==> v29 <==
==> flow/design.v <==
`timescale 1ns/1ps   
module fp_arithmetic_sequence_generator (
    input wire clk,                   
    input wire rst_n,                 
    input wire activate,              
    input wire [31:0] a1,             
    input wire [31:0] d,              
    input wire [31:0] n,              
    input wire [31:0] saddr,          
    output reg done,                  
    output reg [31:0] mem_addr,       
    output reg [31:0] mem_wdata,      
    output reg mem_write,             
    input wire mem_ready              
);
    localparam IDLE = 3'b000;        
    localparam INIT = 3'b001;        
    localparam LOAD_ADD = 3'b010;    
    localparam WAIT_ADD = 3'b011;    
    localparam MEM_WRITE = 3'b100;   
    localparam WAIT_MEM = 3'b101;    
    localparam UPDATE = 3'b110;      
    localparam FINISH = 3'b111;      
    reg [2:0] state;                 
    reg [31:0] counter;              
    reg [31:0] current_term;         
    reg [31:0] add_a, add_b;        
    reg add_start;                   
    wire [31:0] add_result;          
    wire add_done;                   
    fp_adder fp_add_inst (
        .clk(clk),
        .rst_n(rst_n),
        .a(add_a),
        .b(add_b),
        .start(add_start),
        .result(add_result),
        .done(add_done)
    );
    always @(posedge clk or negedge rst_n) begin
        if (!rst_n) begin
            state <= IDLE;
            counter <= 32'b0;
            current_term <= 32'b0;
            done <= 1'b0;
            add_start <= 1'b0;
            add_a <= 32'b0;
            add_b <= 32'b0;
            mem_addr <= 32'b0;
            mem_wdata <= 32'b0;
            mem_write <= 1'b0;
        end else begin
            add_start <= 1'b0;
            mem_write <= 1'b0;
            case (state)
                IDLE: begin
                    counter <= 32'b0;
                    done <= 1'b0;
                    if (activate) begin
                        state <= INIT;   
                    end
                end
                INIT: begin
                    current_term <= a1;          
                    counter <= 32'b0;            
                    mem_addr <= saddr;           
                    if (n == 32'b0)
                        state <= FINISH;         
                    else
                        state <= MEM_WRITE;      
                end
                LOAD_ADD: begin
                    add_a <= current_term;
                    add_b <= d;
                    add_start <= 1'b1;           
                    state <= WAIT_ADD;
                end
                WAIT_ADD: begin
                    if (add_done) begin
                        state <= MEM_WRITE;      
                    end
                end
                MEM_WRITE: begin
                    mem_wdata <= (counter == 0) ? a1 : add_result;
                    mem_write <= 1'b1;           
                    state <= WAIT_MEM;
                end
                WAIT_MEM: begin
                    if (mem_ready) begin
                        mem_addr <= mem_addr + 4;  
                        counter <= counter + 1'b1;  
                        if ((counter + 32'd1) >= n) begin
                            state <= FINISH;
                        end else if (counter == 0) begin
                            current_term <= a1;
                            state <= LOAD_ADD;   
                        end else begin
                            current_term <= add_result;
                            state <= LOAD_ADD;
                        end
                    end
                end
                FINISH: begin
                    done <= 1'b1;               
                    if (!activate) begin
                        state <= IDLE;          
                    end
                end
                default: state <= IDLE;         
            endcase
        end
    end
endmodule
module fp_adder (
    input wire clk,
    input wire rst_n,
    input wire [31:0] a,         
    input wire [31:0] b,         
    input wire start,            
    output reg [31:0] result,    
    output reg done              
);
    reg [31:0] a_reg, b_reg;    
    reg a_sign, b_sign;          
    reg [7:0] a_exp, b_exp;      
    reg [23:0] a_mant, b_mant;   
    reg [7:0] result_exp;        
    reg result_sign;             
    reg [24:0] result_mant;      
    reg [7:0] exp_diff;          
    localparam IDLE = 3'h0;       
    localparam UNPACK = 3'h1;     
    localparam ALIGN = 3'h2;      
    localparam ADD = 3'h3;        
    localparam NORMALIZE = 3'h4;  
    localparam PACK = 3'h5;       
    reg [2:0] state;
    always @(posedge clk or negedge rst_n) begin
        if (!rst_n) begin
            state <= IDLE;
            result <= 32'b0;
            done <= 1'b0;
        end else begin
            done <= 1'b0;   
            case (state)
                IDLE: begin
                    if (start) begin
                        a_reg <= a;   
                        b_reg <= b;
                        state <= UNPACK;
                    end
                end
                UNPACK: begin
                    a_sign <= a_reg[31];
                    a_exp <= a_reg[30:23];
                    a_mant <= {1'b1, a_reg[22:0]};   
                    b_sign <= b_reg[31];
                    b_exp <= b_reg[30:23];
                    b_mant <= {1'b1, b_reg[22:0]};   
                    state <= ALIGN;
                end
                ALIGN: begin
                    if (a_exp > b_exp) begin
                        exp_diff <= a_exp - b_exp;
                        b_mant <= ((a_exp - b_exp) > 24) ? 24'b0 : (b_mant >> (a_exp - b_exp));
                        result_exp <= a_exp;
                    end else begin
                        exp_diff <= b_exp - a_exp;
                        a_mant <= ((b_exp - a_exp) > 24) ? 24'b0 : (a_mant >> (b_exp - a_exp));
                        result_exp <= b_exp;
                    end
                    state <= ADD;
                end
                ADD: begin
                    if (a_sign == b_sign) begin
                        result_mant <= a_mant + b_mant;
                        result_sign <= a_sign;
                    end else begin
                        if (a_mant >= b_mant) begin
                            result_mant <= a_mant - b_mant;
                            result_sign <= a_sign;
                        end else begin
                            result_mant <= b_mant - a_mant;
                            result_sign <= b_sign;
                        end
                    end
                    state <= NORMALIZE;
                end
                NORMALIZE: begin
                    if (result_mant[24]) begin
                        result_mant <= result_mant >> 1;
                        result_exp <= result_exp + 1;
                        state <= PACK;
                    end else if (result_mant[23:0] != 0) begin
                        if (!result_mant[23]) begin
                            result_mant <= result_mant << 1;
                            result_exp <= result_exp - 1;
                        end else begin
                            state <= PACK;
                        end
                    end else begin
                        result_exp <= 8'b0;
                        state <= PACK;
                    end
                end
                PACK: begin
                    result <= {result_sign, result_exp, result_mant[22:0]};
                    done <= 1'b1;   
                    state <= IDLE;
                end
                default: state <= IDLE;   
            endcase
        end
    end
endmodule
==> flow/run.sh <==
#!/bin/bash
# the make line also repeats each setting of config.mk as NAME=value (left out here)
make -C /OpenROAD-flow-scripts/flow DESIGN_CONFIG=/design/flow/config.mk WORK_HOME=/design/flow/orfs CLKGATE_MAP_FILE= finish
==> flow/config.mk <==
export PLATFORM = sky130hd
export DESIGN_NAME = fp_arithmetic_sequence_generator
export DESIGN_NICKNAME = fp_arithmetic_sequence_generator
export VERILOG_FILES = /design/flow/design.v
export SDC_FILE = /design/flow/constraint.sdc
export NUM_CORES = 4
export LEC_CHECK = 0
export CAP_MARGIN = 20
export CELL_PAD_IN_SITES_DETAIL_PLACEMENT = 0
export CELL_PAD_IN_SITES_GLOBAL_PLACEMENT = 0
export CORE_MARGIN = 2
export CORE_UTILIZATION = 65
export CTS_CLUSTER_DIAMETER = 127
export CTS_CLUSTER_SIZE = 50
export MAX_ROUTING_LAYER = met5
export SETUP_SLACK_MARGIN = 0.31
export SLEW_MARGIN = 30
==> flow/constraint.sdc <==
create_clock -name core_clock -period 1.06 [get_ports {clk}]
set_input_delay 0.2120 -clock core_clock [delete_from_list [all_inputs] [get_ports {clk}]]
set_output_delay 0.2120 -clock core_clock [all_outputs]
set_load 0.01 [all_outputs]
==> v26: changes against v29 <==
==> flow/config.mk (replaced) <==
export PLATFORM = sky130hd
export DESIGN_NAME = fp_arithmetic_sequence_generator
export DESIGN_NICKNAME = fp_arithmetic_sequence_generator
export VERILOG_FILES = /design/flow/design.v
export SDC_FILE = /design/flow/constraint.sdc
export NUM_CORES = 4
export LEC_CHECK = 0
export ABC_AREA = 1
export CAP_MARGIN = 20
export CELL_PAD_IN_SITES_DETAIL_PLACEMENT = 2
export CORE_MARGIN = 4
export CORE_UTILIZATION = 40
export GPL_ROUTABILITY_DRIVEN = 0
export SETUP_SLACK_MARGIN = 2.83
export SLEW_MARGIN = 15
export TNS_END_PERCENT = 90
==> flow/constraint.sdc (replaced) <==
create_clock -name core_clock -period 12.0 [get_ports {clk}]
set_input_delay 2.4000 -clock core_clock [delete_from_list [all_inputs] [get_ports {clk}]]
set_output_delay 2.4000 -clock core_clock [all_outputs]
set_load 0.01 [all_outputs]
==> v8: changes against v29 <==
==> flow/config.mk (replaced) <==
export PLATFORM = sky130hd
export DESIGN_NAME = fp_arithmetic_sequence_generator
export DESIGN_NICKNAME = fp_arithmetic_sequence_generator
export VERILOG_FILES = /design/flow/design.v
export SDC_FILE = /design/flow/constraint.sdc
export NUM_CORES = 4
export LEC_CHECK = 0
export CAP_MARGIN = 20
export CORE_MARGIN = 2
export CORE_UTILIZATION = 40
export SLEW_MARGIN = 20
==> flow/constraint.sdc (replaced) <==
create_clock -name core_clock -period 12.0 [get_ports {clk}]
set_input_delay 2.4000 -clock core_clock [delete_from_list [all_inputs] [get_ports {clk}]]
set_output_delay 2.4000 -clock core_clock [all_outputs]
set_load 0.01 [all_outputs]
==> out/results.tsv <==
stage	metric	value	unit
outcome	outcome	no timing/DRC/antenna violations	
logic_synthesis	top_cells_by_count	239 x sky130_fd_sc_hd__dfrtp_1, 189 x sky130_fd_sc_hd__nor2_1, 171 x sky130_fd_sc_hd__inv_1, 171 x sky130_fd_sc_hd__nand2_1, 164 x sky130_fd_sc_hd__edfxtp_1	
global_routing	gr-usage-met3	4.51	%
place	dpl.cell_count	3493	
logic_synthesis	synth_area_per_inst	9.81	um^2
clock_network	cts_made_buffers	46	
logic_synthesis	ys_cells	2580	
clock_network	hold_buffers	0	
logic_synthesis	synth.cell_area	25300	um^2
clock_network	post_cts.repair.setup_buffers	0	
global_routing	remaining_global_route_overflow	0	
logic_synthesis	synthesis.nets	2842	
place	placed_area	28000	um^2
clock_network	cts_max_level	2	
the above is filed under v8

==> out/results.tsv <==
stage	metric	value	unit
logic_synthesis	ys_cells	3144	
place	placed_area	28000	um^2
global_routing	gr-usage-met3	8.21	%
clock_network	hold_buffers	0	
global_routing	met2_usage	71.6	%
outcome	outcome	no timing/DRC/antenna violations	
logic_synthesis	synthesis.nets	3406	
clock_network	post_cts.repair.setup_buffers	0	
global_routing	remaining_global_route_overflow	0	
logic_synthesis	synth_area_per_inst	8.09	um^2
logic_synthesis	synth.cell_area	25400	um^2
clock_network	cts_made_buffers	47	
logic_synthesis	synth_cells	3144	
final_timing	finalClockSkew	0.0336	ns
logic_synthesis	top_cells_by_count	834 x sky130_fd_sc_hd__nand2_1, 354 x sky130_fd_sc_hd__inv_1, 255 x sky130_fd_sc_hd__o21ai_0	
place	dpl.cell_count	4069	
the above is filed under v26

==> out/results.tsv <==
stage	metric	value	unit
logic_synthesis	ys_cells	2580	
place	placed_area	34200	um^2
clock_network	cts_made_buffers	13	
outcome	outcome	aborted with a tool error	
clock_network	hold_buffers	1	
place	gp_congestion	1.12	
global_routing	gr-usage-met3	86.2	%
outcome	lastStage	global routing (5_1_grt)	
logic_synthesis	synth_area_per_inst	9.81	um^2
logic_synthesis	synth.cell_area	25300	um^2
clock_network	cts_max_level	1	
logic_synthesis	top_cells_by_count	239 x sky130_fd_sc_hd__dfrtp_1, 189 x sky130_fd_sc_hd__nor2_1, 171 x sky130_fd_sc_hd__inv_1, 171 x sky130_fd_sc_hd__nand2_1, 164 x sky130_fd_sc_hd__edfxtp_1	
outcome	error_line	[ERROR GRT-0232] Routing congestion too high. Check the congestion heatmap in the GUI.	
place	dpl.cell_count	3833	
die	fp.coreArea	38600	um^2
the above is filed under v29

